== the baseline ==
Design ahb, start of the top module:
module ahb (
            hclk
           ,hresetn
           ,htrans
           ,haddr
           ,hwdata
           ,hready_in
           ,hsel
           ,hwrite
           ,hsize
           ,hresp
           ,hready_out
           ,hrdata
           ,frame_num    
           ,sample_in_frame
           ,com_2_ovl
           ,max_point_fft_core
           ,alpha
           ,quarter
           ,fft_num
           ,fft_stage_number
           ,mel_num
           ,cep_num
           ,trigger
           );
Size: about 370 flip-flops, roughly 410 I/O pins.
Settings: LEC_CHECK=0, CAP_MARGIN=20, CORE_MARGIN=2, CORE_UTILIZATION=67, CTS_CLUSTER_DIAMETER=363, CTS_CLUSTER_SIZE=32, SETUP_SLACK_MARGIN=-0.25, SLEW_MARGIN=20; clock period 2.47 ns.
run.sh (not shown) runs the stock make flow with config.mk's settings and CLKGATE_MAP_FILE=.
The layout from the baseline, despite a flow that completed every stage, fails the layout checks, with the failing checks listed as setup timing.
## Diff of input files: the candidate against the baseline
Settings: clearing SETUP_SLACK_MARGIN, which used to be -0.25; swapping 32 for 53 in CTS_CLUSTER_SIZE; swapping 67 for 65 in CORE_UTILIZATION; swapping 363 for 81 in CTS_CLUSTER_DIAMETER.
--- outcome ---
Diff the baseline -> the candidate: area of the core picked up an extra 3.3%; die span in x picked up an extra 1.5%; post-CTS setup-driven buffer insertion count picked up an extra 52; die size picked up an extra about 3%. Looking only at starting density of the core, and setting everything else aside, the lower value of the candidate and the baseline goes to the candidate. The candidate: it failed during 5_1_grt, and the tool reported GRT-0232. Compared with the baseline, the candidate shows half-perimeter wire length after placement lower by 5.6%. Synthesized area came out exactly the same in the candidate and the baseline. The candidate against the baseline: count of H-tree levels built during CTS level, final weighted congestion in routability-driven placement shows a reduction of 0.014, floorplan die height increased by about 1.5% relative to the old numbers.

* * *

Starting RTL as in the previous note.
clock: 2.52 ns
lec_check: 0
abc_area: 1
cap_margin: 20
cell_pad_in_sites_detail_placement: 0
core_margin: 2
core_utilization: 70
cts_cluster_diameter: 361
cts_cluster_size: 49
hold_slack_margin: 0.3
setup_slack_margin: 0.29
slew_margin: 20
tns_end_percent: 80
The first run aborted during global routing.
Next try:
Settings changed: ABC_AREA 1 to unset, CELL_PAD_IN_SITES_DETAIL_PLACEMENT 0 to unset, CORE_UTILIZATION 70 to 40, CTS_CLUSTER_DIAMETER 361 to unset, CTS_CLUSTER_SIZE 49 to unset, HOLD_SLACK_MARGIN 0.3 to unset, SETUP_SLACK_MARGIN 0.29 to unset, TNS_END_PERCENT 80 to unset.
Clock period 2.52 ns to 4.44 ns, I/O delays scaled along.
=> Now the flow went through all stages and came out clean; die area went up by well over a third; area after synthesis went down by a few percent; synthesized cell count went down by well over a third.
Next try:
Settings changed: CORE_UTILIZATION 40 to 56, CTS_CLUSTER_SIZE set to 36.
Clock period 4.44 ns to 2.47 ns, I/O delays scaled along.
=>
- The new run completed and failed the layout checks on setup timing
- worst setup slack loses 1.3 ns
- sequential power goes up by 80%
- first-iteration DRC count goes up by about 130%
- non-clock buffer count goes up by 201
- cell count goes up by 3.3%
- final area goes up by 12%
Next try:
Settings changed: CORE_UTILIZATION 56 to 40, CTS_CLUSTER_SIZE 36 to unset.
Clock period 2.47 ns to 10.0 ns, I/O delays scaled along.
Outcome:
- Now the flow completed with no timing, DRC or antenna violations
- total power shrinks by 75%
- sequential cell count stays the same
- final area falls by 10%
- first-iteration DRC count went down by about 60%
- die size grows by 39%
- synthesized area does not change
- routed wire length fell by 4.4%
- setup slack gets better by 5.8 ns
- cell count decreases by about 4%
- clock skew barely changes

* * *

Starting RTL as in the previous note.
make LEC_CHECK=0 CAP_MARGIN=20 CORE_MARGIN=2 CORE_UTILIZATION=40 GPL_TIMING_DRIVEN=0 MIN_ROUTING_LAYER=met2 SLEW_MARGIN=20 finish   # period 10.0 ns
Rerun with:
Settings changed: CORE_UTILIZATION 40 to 58, GPL_TIMING_DRIVEN 0 to unset, MIN_ROUTING_LAYER met2 to unset.
Clock period 10.0 ns to 4.44 ns, I/O delays scaled along.
After rerunning:
- The new run produced a clean layout
- die area falls by 30%
- final area falls by 2.5%
- routed wire length falls by 22%
Rerun with:
Settings changed: CORE_UTILIZATION 58 to 40, SETUP_SLACK_MARGIN set to 0.92.
=> Worst setup slack improved by 0.025 ns. Design area increases by 0.89%. Total power shrinks by 2.3%. Routed wire length increases by 8.6%. Utilization decreases by 24 points. Hold slack gets better by 0.051 ns. Die size rises by 44%.
Rerun with:
Settings changed: CORE_UTILIZATION 40 to 66, SETUP_SLACK_MARGIN 0.92 to unset.
Clock period 4.44 ns to 4.51 ns, I/O delays scaled along.
=>
- count of clock-buffer cells in the layout goes down by 14
- cell area goes down by 0.96%
- non-clock buffer count goes up by 1
- power goes down by 1.1%
- first-iteration DRC count goes up by 100%
- setup slack is better by 0.12 ns
Rerun with:
Settings changed: CORE_UTILIZATION 66 to 68, CTS_CLUSTER_SIZE set to 32.
Clock period 4.51 ns to 2.47 ns, I/O delays scaled along.
Effect: This time the run failed in clock tree synthesis on DPL-0038. Die size falls by 2.9%. Area after synthesis stays the same. Synthesized cell count is unchanged.

* * *

ahb again, from the RTL that the note above started with.
clock: 2.58 ns
lec_check: 0
cap_margin: 20
cell_pad_in_sites_global_placement: 1
core_margin: 2
core_utilization: 31
cts_cluster_diameter: 162
slew_margin: 20
The first run completed and failed the layout checks on negative setup slack.
Rerun with:
CELL_PAD_IN_SITES_GLOBAL_PLACEMENT = unset   (was 1)
CORE_UTILIZATION = 61   (was 31)
CTS_CLUSTER_DIAMETER = unset   (was 162)
CTS_CLUSTER_SIZE = 32   (was unset)
clock period = 2.47 ns   (was 2.58 ns; I/O delays follow)
The changed run reached the layout checks and failed them: negative setup slack.
First-iteration DRC count grows to 3.4 times its value.
Routed wire length climbs by 25%.
Register-to-register slack loses 0.25 ns.
Cell count is lower by 10%.
Final area is higher by 3.6%.
Combinational power rose by 17%.
Worst setup slack degrades by 0.34 ns.
Rerun with:
CORE_UTILIZATION = 66   (was 61)
CTS_CLUSTER_SIZE = unset   (was 32)
clock period = 7.69 ns   (was 2.47 ns; I/O delays follow)
=> The changed run ran to the end with no violations. Sequential power drops by 68%. Final area shrinks by 12%. Worst hold slack improved by 0.11 ns.
Rerun with:
ABC_AREA = 1   (was unset)
CORE_UTILIZATION = 70   (was 66)
CTS_CLUSTER_DIAMETER = 400   (was unset)
clock period = 2.75 ns   (was 7.69 ns; I/O delays follow)
=>
- The changed run never finished: it broke off in global routing
- synthesized cell count is higher by well over a third
- synthesized area is higher by a few percent
- die size is lower by a few percent
Rerun with:
CORE_UTILIZATION = 62   (was 70)
CTS_CLUSTER_DIAMETER = unset   (was 400)
clock period = 8.14 ns   (was 2.75 ns; I/O delays follow)
=> Now the flow completed with no timing, DRC or antenna violations; area after synthesis stays the same; die area climbs by about 13%; synthesized cell count stays the same.
Rerun with:
CORE_UTILIZATION = 68   (was 62)
CTS_CLUSTER_DIAMETER = 311   (was unset)
clock period = 2.62 ns   (was 8.14 ns; I/O delays follow)
Outcome: The changed run did not get past global routing. Synthesized cell count is unchanged. Synthesized area stays the same. Die area went down by 8.6%.

* * *

## run A
Starting RTL as in the previous note.
Settings: LEC_CHECK=0, ABC_AREA=1, CAP_MARGIN=20, CORE_MARGIN=2, CORE_UTILIZATION=59, CTS_CLUSTER_SIZE=93, SETUP_SLACK_MARGIN=0.64, SLEW_MARGIN=20; clock period 2.75 ns.
In summary, run A completed successfully, with a layout that passed the timing, DRC and antenna checks.
--- input diff run A..run B ---
--- a/flow/config.mk
+++ b/flow/config.mk
@@ -10,5 +10,5 @@
 export CORE_MARGIN = 2
 export CORE_UTILIZATION = 59
-export CTS_CLUSTER_SIZE = 93
-export SETUP_SLACK_MARGIN = 0.64
+export CTS_CLUSTER_SIZE = 53
+export SETUP_SLACK_MARGIN = 0.65
 export SLEW_MARGIN = 20
==> flow/constraint.sdc <==
create_clock -name core_clock -period 2.47 [get_ports {hclk}]
set_input_delay 0.4940 -clock core_clock [delete_from_list [all_inputs] [get_ports {hclk}]]
set_output_delay 0.4940 -clock core_clock [all_outputs]
set_load 0.01 [all_outputs]
==> comparison <==
- Comparing run B and run A, the lower number of gates resized after cts is on run A.
- Total setup buffers inserted after CTS, run B and run A, higher one = run B.
- FAIL run B @ global routing (5_1_grt): tool exited with error
- Run A → run B: cell area after placement +about 1.1%, count of buffers from port buffering ~0 delta.
Here is what was changed in the inputs of run C compared with run B.
--- a/flow/config.mk
+++ b/flow/config.mk
@@ -6,9 +6,8 @@
 export NUM_CORES = 4
 export LEC_CHECK = 0
-export ABC_AREA = 1
 export CAP_MARGIN = 20
 export CORE_MARGIN = 2
-export CORE_UTILIZATION = 59
+export CORE_UTILIZATION = 70
+export CTS_CLUSTER_DIAMETER = 248
 export CTS_CLUSTER_SIZE = 53
-export SETUP_SLACK_MARGIN = 0.65
 export SLEW_MARGIN = 20
## What came out
Looking only at proportion of synthesized chip area in sequential cells, and setting everything else aside, the lower value of run C and run B goes to run B.
The number of core rows in run C sits about 8% below the value recorded for run B.
Per the comparison of run C with run B, instance count of the mapped netlist fell by 1110; total half-perimeter wirelength after legalization and detailed placement went up 1.4%; portion of netlist area occupied by mux cells went up; synthesized chip area reported by yosys went down 3.1%.
Run C did not make it past clock tree synthesis (4_1_cts), where a tool error ended it.

* * *

build 73:
ahb again, from the RTL that the note above started with.
make LEC_CHECK=0 ABC_AREA=0 CAP_MARGIN=20 CELL_PAD_IN_SITES_DETAIL_PLACEMENT=0 CORE_MARGIN=2 CORE_UTILIZATION=65 CTS_CLUSTER_SIZE=68 PLACE_DENSITY=0.65 SLEW_MARGIN=20 TNS_END_PERCENT=80 finish   # period 2.47 ns
As the logs show, build 73 stopped at 4_1_cts after a tool error, so it never reached the end of the flow.
Edits applied to the flow inputs when going from build 73 to build 64:
# build 73
export LEC_CHECK = 0
export ABC_AREA = 0
export CAP_MARGIN = 20
export CELL_PAD_IN_SITES_DETAIL_PLACEMENT = 0
export CORE_MARGIN = 2
export CORE_UTILIZATION = 65
export CTS_CLUSTER_SIZE = 68
export PLACE_DENSITY = 0.65
export SLEW_MARGIN = 20
export TNS_END_PERCENT = 80
create_clock -name core_clock -period 2.47 [get_ports {hclk}]
# build 64
export LEC_CHECK = 0
export ABC_AREA = 1
export CAP_MARGIN = 20
export CORE_MARGIN = 2
export CORE_UTILIZATION = 56
export CTS_CLUSTER_SIZE = 36
export HOLD_SLACK_MARGIN = 0.29
export SETUP_SLACK_MARGIN = 0.58
export SLEW_MARGIN = 20
create_clock -name core_clock -period 2.47 [get_ports {hclk}]
### Flow results
In the summary table, build 73 is marked failed, with error DPL-0033 raised in 4_1_cts. Build 64: PASS, flow complete, no timing, DRC or antenna violations. Build 73 → build 64: distinct cell type count after synthesis shows a reduction of 17; global placement routability congestion shows an increase of about 4%. Build 64 reports its dominant combinational cell family by area after synthesis as simple AND/OR/NAND/NOR gates while build 73 reports multiplexers. The cell area after placement was comparable across build 73 and build 64. Y dimension of the die (build 64 / build 73): 1.09. Per the comparison of build 64 with build 73, area of the chip climbed about 20%, average size of a mapped cell dropped 49%, summed standard-cell area reported by yosys climbed 3.2%, area fraction in and, or, nand and nor cells after synthesis climbed 29 points.
The inputs of build 95 differ from those of build 64 as listed below.
# build 64
export LEC_CHECK = 0
export ABC_AREA = 1
export CAP_MARGIN = 20
export CORE_MARGIN = 2
export CORE_UTILIZATION = 56
export CTS_CLUSTER_SIZE = 36
export HOLD_SLACK_MARGIN = 0.29
export SETUP_SLACK_MARGIN = 0.58
export SLEW_MARGIN = 20
create_clock -name core_clock -period 2.47 [get_ports {hclk}]
# build 95
export LEC_CHECK = 0
export ABC_AREA = 1
export CAP_MARGIN = 20
export CELL_PAD_IN_SITES_DETAIL_PLACEMENT = 0
export CORE_MARGIN = 3
export CORE_UTILIZATION = 59
export CTS_CLUSTER_SIZE = 68
export PLACE_DENSITY = 0.65
export SLEW_MARGIN = 20
export TNS_END_PERCENT = 80
create_clock -name core_clock -period 2.47 [get_ports {hclk}]
[summary]
Having completed the whole flow, build 95 delivered a layout that passed the timing, DRC and antenna checks.
Build 64 ended up with met4 as its top metal layer carrying routed signals; build 95 ended up with met5.
Looking only at largest fanout on the critical path, and setting everything else aside, the higher value of build 95 and build 64 goes to build 64.
Against build 64, switching power of the nets in build 95 fell slightly.
In build 95 the post-route clock period utilization turned out 13 points higher than in build 64.
Routed wire length (lower): build 95
In the tables for build 95 and build 64, final setup slack of the worst path reads lower with build 95.
For build 3, these inputs were changed with respect to build 95:
# build 95
export LEC_CHECK = 0
export ABC_AREA = 1
export CAP_MARGIN = 20
export CELL_PAD_IN_SITES_DETAIL_PLACEMENT = 0
export CORE_MARGIN = 3
export CORE_UTILIZATION = 59
export CTS_CLUSTER_SIZE = 68
export PLACE_DENSITY = 0.65
export SLEW_MARGIN = 20
export TNS_END_PERCENT = 80
create_clock -name core_clock -period 2.47 [get_ports {hclk}]
# build 3
export LEC_CHECK = 0
export ABC_AREA = 1
export CAP_MARGIN = 20
export CORE_MARGIN = 2
export CORE_UTILIZATION = 68
export CTS_CLUSTER_SIZE = 36
export GPL_ROUTABILITY_DRIVEN = 0
export HOLD_SLACK_MARGIN = 0.29
export SETUP_SLACK_MARGIN = 0.69
export SLEW_MARGIN = 20
create_clock -name core_clock -period 2.47 [get_ports {hclk}]
--- outcome ---
Measured against each other, build 3 and build 95 differ in post-placement cell area, the higher figure coming from build 95. Total core area, build 3 vs build 95: down by more than 10%. The remaining runs in build 95 and build 3 completed every stage, whereas build 3 halted early. Build 3 did not finish: a tool error stopped it during 4_1_cts. From build 95 to build 3, instance count of the mapped netlist did not move at all. Build 3 vs. build 95: vertical die size decreased 7.8%; worst setup slack after placement decreased 0.037 ns.
Changes in build 84 relative to build 3:
# build 3
export LEC_CHECK = 0
export ABC_AREA = 1
export CAP_MARGIN = 20
export CORE_MARGIN = 2
export CORE_UTILIZATION = 68
export CTS_CLUSTER_SIZE = 36
export GPL_ROUTABILITY_DRIVEN = 0
export HOLD_SLACK_MARGIN = 0.29
export SETUP_SLACK_MARGIN = 0.69
export SLEW_MARGIN = 20
create_clock -name core_clock -period 2.47 [get_ports {hclk}]
# build 84
export LEC_CHECK = 0
export ABC_AREA = 0
export CAP_MARGIN = 20
export CELL_PAD_IN_SITES_DETAIL_PLACEMENT = 0
export CORE_MARGIN = 3
export CORE_UTILIZATION = 70
export CTS_CLUSTER_SIZE = 33
export PLACE_DENSITY = 0.65
export SLEW_MARGIN = 20
export TNS_END_PERCENT = 80
create_clock -name core_clock -period 2.47 [get_ports {hclk}]
Notes after the runs:
The floorplan utilization of build 84 exceeds that of build 3 by 2.5 points.
Build 84 did not finish; the tool stopped in 4_1_cts with error DPL-0038.
The core area of build 84 was superior to that of build 3.
Build 84: post-synthesis mux area share is 23 points higher than what build 3 reported.
Build 3 -> build 84: placement row count decreased by a few percent
Cmp build 3 and build 84 / die area / lower: build 84
| final HPWL from detailed placement | build 84 vs build 3 | worse |
Changes observed in build 84 relative to build 3: gate count after technology mapping fell 1110, post-synthesis cell count from yosys fell 50%, post-synth design cell area fell about 3%, area of the synthesized netlist per yosys stat fell 500 um2, height of the die fell about 1.6%.
No activity file was given, so power comes from the tool's default toggle rates.
